== maple ==
==> flow/design.v (excerpt) <==
module top#(       
    parameter FIFO_DEPTH = 16,
    parameter DATA_WIDTH = 32,
    parameter START_NUMBER = 0    
)(
    input  logic        GCLK,
    input  logic        OTG_RESETN,
    input  logic [DATA_WIDTH-1:0] wdatax,
    input  logic [DATA_WIDTH-1:0] wdatay,
    input  logic        validx,
    input  logic        validy,
    input  logic [DATA_WIDTH-1:0] kx_u,
    input  logic [DATA_WIDTH-1:0] bx_u,
    input  logic [DATA_WIDTH-1:0] kx_c,
    input  logic [DATA_WIDTH-1:0] bx_c,
    input  logic [DATA_WIDTH-1:0] ky_u,
    input  logic [DATA_WIDTH-1:0] by_u,
    input  logic [DATA_WIDTH-1:0] ky_c,
    input  logic [DATA_WIDTH-1:0] by_c,
    output logic        sel_1_0,
    output logic        sel_1_1,
    output logic        sel_2_0,
    output logic        sel_2_1,
    output logic        AS2_r,
    output  logic       wready,
    output logic        JB1,
    output logic        JB2,
    output logic        JB3,
    output logic        JB4,
    output logic        JB7,
    output logic        JB8,
    output logic        JB9,
    output logic        JB10,
    output logic        JA1,
    output logic        JA2,
    output logic        JA3,
  ...
clock: 6.52 ns
lec_check: 0
abc_area: 1
cap_margin: 35
core_margin: 2
core_utilization: 72
cts_cluster_diameter: 267
cts_cluster_size: 14
hold_slack_margin: 0.29
min_routing_layer: met1
place_density_lb_addon: 0.15
setup_slack_margin: 1.69
slew_margin: 35
run.sh (not shown) runs the stock make flow with config.mk's settings and CLKGATE_MAP_FILE=.
maple: it failed with a tool error in global routing, so there are no final results.
Edits applied to the flow inputs when going from maple to willow:
- a deleted MIN_ROUTING_LAYER that had been met1
- a change of SLEW_MARGIN from 35 to 20
- a deleted ABC_AREA that had been 1
- a change of CAP_MARGIN from 35 to 20
- a deleted CTS_CLUSTER_SIZE that had been 14
- a change of CORE_UTILIZATION from 72 to 60
- an added PLACE_DENSITY of 0.6
- a deleted PLACE_DENSITY_LB_ADDON that had been 0.15
- a deleted SETUP_SLACK_MARGIN that had been 1.69
- a deleted HOLD_SLACK_MARGIN that had been 0.29
- a deleted CTS_CLUSTER_DIAMETER that had been 267
- a change of the clock period (ns, I/O delays scaled along) from 6.52 to 4.98
willow -> stages 100% | layout checks FAIL | negative setup slack. When willow is measured against maple, its post-synthesis share of cell area spent on and, or, nand and nor gates turns out 2.0 points lower. Multiplexer share of the synthesized area | willow above maple. Comparing willow against maple, there is no change at all in worst-case clock buffer depth. Of maple and willow, the run reporting the lower chip area from the yosys synthesis statistics was willow. [compare] base=maple new=willow: buffer count from post-CTS setup fixing went down, number of nets produced by synthesis now smaller.
#### Input delta (indigo over willow)
- CORE_UTILIZATION: 60 -> 44
- the clock period (ns, I/O delays scaled along): 4.98 -> 5.32
[summary]
Per the comparison of indigo with willow, global-route usage -9.2 points; reg2reg setup slack went up by 0.43 ns; sequential share of layout area now sits lower.
Looking at largest net degree at the start of global routing across indigo and willow, the one that comes out higher is indigo.
Between indigo and willow, the global-route wire length before repair does not differ in any meaningful way.
Row post-layout period usage of the worst path: indigo lower / willow higher
NOTE: arrival time at the worst endpoint in indigo exceeds that of willow
The lower number of buffers and inverters on the critical path came out of indigo.
The runs compared here, willow and indigo, all ended either early or with open violations.
STATUS run=indigo STAGES=ALL_DONE FINAL_CHECKS=FAILED CAUSE=negative setup slack
Although it ran to completion, willow produced a layout that fails the final checks because of negative setup slack.
Design area, indigo vs willow: up slightly
Diff indigo and willow: total power lower in indigo
Input-level comparison between quartz and indigo:
- SETUP_SLACK_MARGIN newly set to -0.64
- CORE_UTILIZATION changed from 44 to 70
- CTS_CLUSTER_SIZE newly set to 50
- PLACE_DENSITY removed (was 0.6)
- the clock period (ns, I/O delays scaled along) changed from 5.32 to 6.79
==> results <==
- Although quartz finished all stages, its layout failed final checks on negative setup slack.
- Against indigo, power in quartz fell by more than 10%.
- As of quartz, final area had fallen by a few percent compared to indigo.
- quartz: maximum frequency from static timing analysis lower than indigo
- Relative to indigo, HPWL after detailed placement has decreased by 4.7% in quartz.
- From indigo to quartz the numbers moved as follows: layout overhead on the synthesized area decreased by 5.1 points relative to the old numbers, combinational power share shrank by 0.4 points, largest net degree at the start of global routing climbed 4.7%.
Inputs modified between quartz and nickel:
- CORE_UTILIZATION now 72, was 70
- SETUP_SLACK_MARGIN now 1.37, was -0.64
- PLACE_DENSITY_LB_ADDON now 0.28, previously not set
- ABC_AREA now 1, previously not set
- CTS_CLUSTER_SIZE no longer set, was 50
- the clock period (ns, I/O delays scaled along) now 5.29, was 6.79
## What came out
- As the logs show, nickel stopped at global routing after a tool error, so it never reached the end of the flow.
- Compared with quartz, nickel shows synthesized chip area reported by yosys higher by 5.2%.
- For distinct cell type count of the synthesized netlist, dividing the value from nickel by the value from quartz gives 0.70.
- Taking quartz as the reference, in nickel clock sink total essentially unchanged; post-synthesis area per instance decreased about 16%; die span in y increased about 1.1%; total I/O pin count essentially unchanged; instance count of the mapped netlist increased 25%.
- [compare] base=quartz new=nickel: area of the chip went up by 3500 sq um; number of clock buffers inserted by TritonCTS decreased about 1.5%; cell area after synthesis went up.

---

== job 390 ==
top again, from the RTL that the note above started with.
make LEC_CHECK=0 CAP_MARGIN=20 CELL_PAD_IN_SITES_DETAIL_PLACEMENT=0 CORE_MARGIN=6 CORE_UTILIZATION=34 CTS_CLUSTER_DIAMETER=284 GPL_TIMING_DRIVEN=1 SETUP_SLACK_MARGIN=1.3 SLEW_MARGIN=20 finish   # period 10.7 ns
diff inputs: job 390 => job 9733
- CELL_PAD_IN_SITES_DETAIL_PLACEMENT: 0 -> unset
- CORE_MARGIN: 6 -> 2
- GPL_TIMING_DRIVEN: 1 -> unset
- PLACE_DENSITY: unset -> 0.36
- CTS_CLUSTER_DIAMETER: 284 -> 232
- CORE_UTILIZATION: 34 -> 72
- SETUP_SLACK_MARGIN: 1.3 -> unset
- the clock period (ns, I/O delays scaled along): 10.7 -> 5.57
--- outcome ---
Job 9733 had finished all stages when the layout checks came back failing, citing negative setup slack. Job 390 reports its origin of the worst setup path as mult_code.value_og_reg[5]$_SDFFE_PN0P_ while job 9733 reports mult_code.k_reg[4]$_SDFFE_PN0P_. Job 9733 vs job 390 on maximum fanout along the worst path: job 9733 is the lower one. On utilization after layout: between job 9733 and job 390, it ends up higher for job 9733. Against job 390, job 9733 reports a non-clock buffer count that is higher. Compared with job 390, in job 9733 logic area increased by about 3% relative to the old numbers, area taken by flip-flops and latches roughly the same.
Edits applied to the flow inputs when going from job 9733 to job 4007:
- ABC_AREA: unset -> 1
- PLACE_DENSITY_LB_ADDON: unset -> 0.28
- SETUP_SLACK_MARGIN: unset -> -0.31
- CTS_CLUSTER_DIAMETER: 232 -> unset
- PLACE_DENSITY: 0.36 -> unset
- the clock period (ns, I/O delays scaled along): 5.57 -> 5.29
Notes after the runs:
Job 9733 -> job 4007: post-cts hold buffer count delta 0, exact match. Number of synthesized register bits came out exactly the same in job 4007 and job 9733. Job 4007: GRT-0232 in 5_1_grt -> run aborted. Job 4007 -> job 9733: count of library flops with an enable pin delta 0, exact match. When the final numbers for job 4007 and job 9733 were put side by side, the post-synthesis adder-cell area fraction turned out to be smaller in job 4007. Against job 9733 as the reference, job 4007 delivers a higher area of placed instances. Count of instances resized after the clock tree is built (job 4007 vs. job 9733) increases by more than 100%. The area after synthesis of job 4007 exceeds that of job 9733 by 5.2%. In job 4007 relative to job 9733, x dimension of the die had gone up by a few percent. Compared job 4007 vs job 9733, and die size is up in job 4007. Delta(count of buffers added by post-CTS timing repair for setup, job 4007 - job 9733) > 0.
Changes in job 1062 relative to job 4007:
- PLACE_DENSITY_LB_ADDON: 0.28 -> unset
- SETUP_SLACK_MARGIN: -0.31 -> unset
- CAP_MARGIN: 20 -> 5
- ABC_AREA: 1 -> unset
- the clock period (ns, I/O delays scaled along): 5.29 -> 7.53
Between job 4007 and job 1062, the flow reports cell count after synthesis decreasing by more than 10%.
Comparing job 4007 and job 1062, the lower height of the chip is on job 1062.
Measured against each other, job 4007 and job 1062 differ in number of CTS-inserted buffers, the higher figure coming from job 4007.
[compare] base=job 4007 new=job 1062: number of flops mapped to enable cells by yosys about even, post-place instance area went down by about 8%.
Job 1062 vs job 4007, sequential element share of the synthesized area went up by 1.5 points.
Yosys synthesis chip area in job 1062 is 5500 um^2 below job 4007.
Job 1062 finished all stages; layout check result: FAIL, due to negative setup slack.
Where post-placement worst setup slack is concerned, job 4007 is outperformed by job 1062.
Job 4007 → job 1062: core area went down, share of the core filled by cells before placement went up.

---

top again, from the RTL that the note above started with.
make LEC_CHECK=0 ABC_AREA=1 CAP_MARGIN=20 CORE_MARGIN=2 CORE_UTILIZATION=72 CTS_CLUSTER_DIAMETER=372 CTS_CLUSTER_SIZE=40 PLACE_DENSITY_LB_ADDON=0.24 SETUP_SLACK_MARGIN=1.51 SLEW_MARGIN=20 finish   # period 6.54 ns
The starting point aborted during global routing, error GRT-0232.
Then changed:
==> flow/config.mk (replaced) <==
export PLATFORM = sky130hd
export DESIGN_NAME = top
export DESIGN_NICKNAME = top
export VERILOG_FILES = /design/flow/design.v
export SDC_FILE = /design/flow/constraint.sdc
export NUM_CORES = 4
export LEC_CHECK = 0
export CAP_MARGIN = 20
export CORE_MARGIN = 2
export CORE_UTILIZATION = 72
export CTS_CLUSTER_DIAMETER = 31
export PLACE_DENSITY_LB_ADDON = 0.28
export SETUP_SLACK_MARGIN = 1.37
export SLEW_MARGIN = 20
==> flow/constraint.sdc (replaced) <==
create_clock -name core_clock -period 5.29 [get_ports {GCLK}]
set_input_delay 1.0580 -clock core_clock [delete_from_list [all_inputs] [get_ports {GCLK}]]
set_output_delay 1.0580 -clock core_clock [all_outputs]
set_load 0.01 [all_outputs]
Outcome:
- The new run finished with negative setup slack left
- synthesized cell count shrinks by 20%
- die size shrinks by 4.9%
- synthesized area shrinks by 5.0%
Then changed:
--- a/flow/config.mk
+++ b/flow/config.mk
@@ -9,6 +9,6 @@
 export CORE_MARGIN = 2
 export CORE_UTILIZATION = 72
-export CTS_CLUSTER_DIAMETER = 31
+export CTS_CLUSTER_SIZE = 14
 export PLACE_DENSITY_LB_ADDON = 0.28
-export SETUP_SLACK_MARGIN = 1.37
+export SETUP_SLACK_MARGIN = -0.4
 export SLEW_MARGIN = 20
Outcome: The changed run finished with negative setup slack left; via count falls by 6.9%; setup slack gets better by 0.36 ns; design area fell by 3.7%.
Then changed:
--- a/flow/config.mk
+++ b/flow/config.mk
@@ -8,7 +8,5 @@
 export CAP_MARGIN = 20
 export CORE_MARGIN = 2
-export CORE_UTILIZATION = 72
-export CTS_CLUSTER_SIZE = 14
-export PLACE_DENSITY_LB_ADDON = 0.28
-export SETUP_SLACK_MARGIN = -0.4
+export CORE_UTILIZATION = 40
+export PLACE_DENSITY = 0.6
 export SLEW_MARGIN = 20
==> flow/constraint.sdc (replaced) <==
create_clock -name core_clock -period 12.8 [get_ports {GCLK}]
set_input_delay 2.5600 -clock core_clock [delete_from_list [all_inputs] [get_ports {GCLK}]]
set_output_delay 2.5600 -clock core_clock [all_outputs]
set_load 0.01 [all_outputs]
Effect: Now the flow ran to the end with no violations; clock power came out lower by 57%; cell count came out higher by 6.3%; worst hold slack improved by 0.16 ns; sequential share of layout area came out higher by 1.3 points; critical path depth came out lower by 3.
Then changed:
==> flow/constraint.sdc (replaced) <==
create_clock -name core_clock -period 10.0 [get_ports {GCLK}]
set_input_delay 2.0000 -clock core_clock [delete_from_list [all_inputs] [get_ports {GCLK}]]
set_output_delay 2.0000 -clock core_clock [all_outputs]
set_load 0.01 [all_outputs]
The new run went through all stages and came out clean.
Clock skew went down by 0.041 ns.
Synthesized cell count does not change.
Worst hold slack degrades by 0.0095 ns.
Global-route usage went up by 0.24 points.
Synthesized area does not change.
Clock-buffer cell count went up by 10.
Then changed:
--- a/flow/config.mk
+++ b/flow/config.mk
@@ -8,5 +8,5 @@
 export CAP_MARGIN = 20
 export CORE_MARGIN = 2
-export CORE_UTILIZATION = 40
-export PLACE_DENSITY = 0.6
+export CORE_UTILIZATION = 72
+export PLACE_DENSITY = 0.71
 export SLEW_MARGIN = 20
==> flow/constraint.sdc (replaced) <==
create_clock -name core_clock -period 7.68 [get_ports {GCLK}]
set_input_delay 1.5360 -clock core_clock [delete_from_list [all_inputs] [get_ports {GCLK}]]
set_output_delay 1.5360 -clock core_clock [all_outputs]
set_load 0.01 [all_outputs]
Effect: The changed run finished but failed the layout checks on negative setup slack. Setup slack degrades by 0.82 ns. Design area rose slightly. Global-route usage rose by 18 points. Clock power rose by about a fifth.
Power figures rest on the tool's default switching activity, not on a simulated workload.
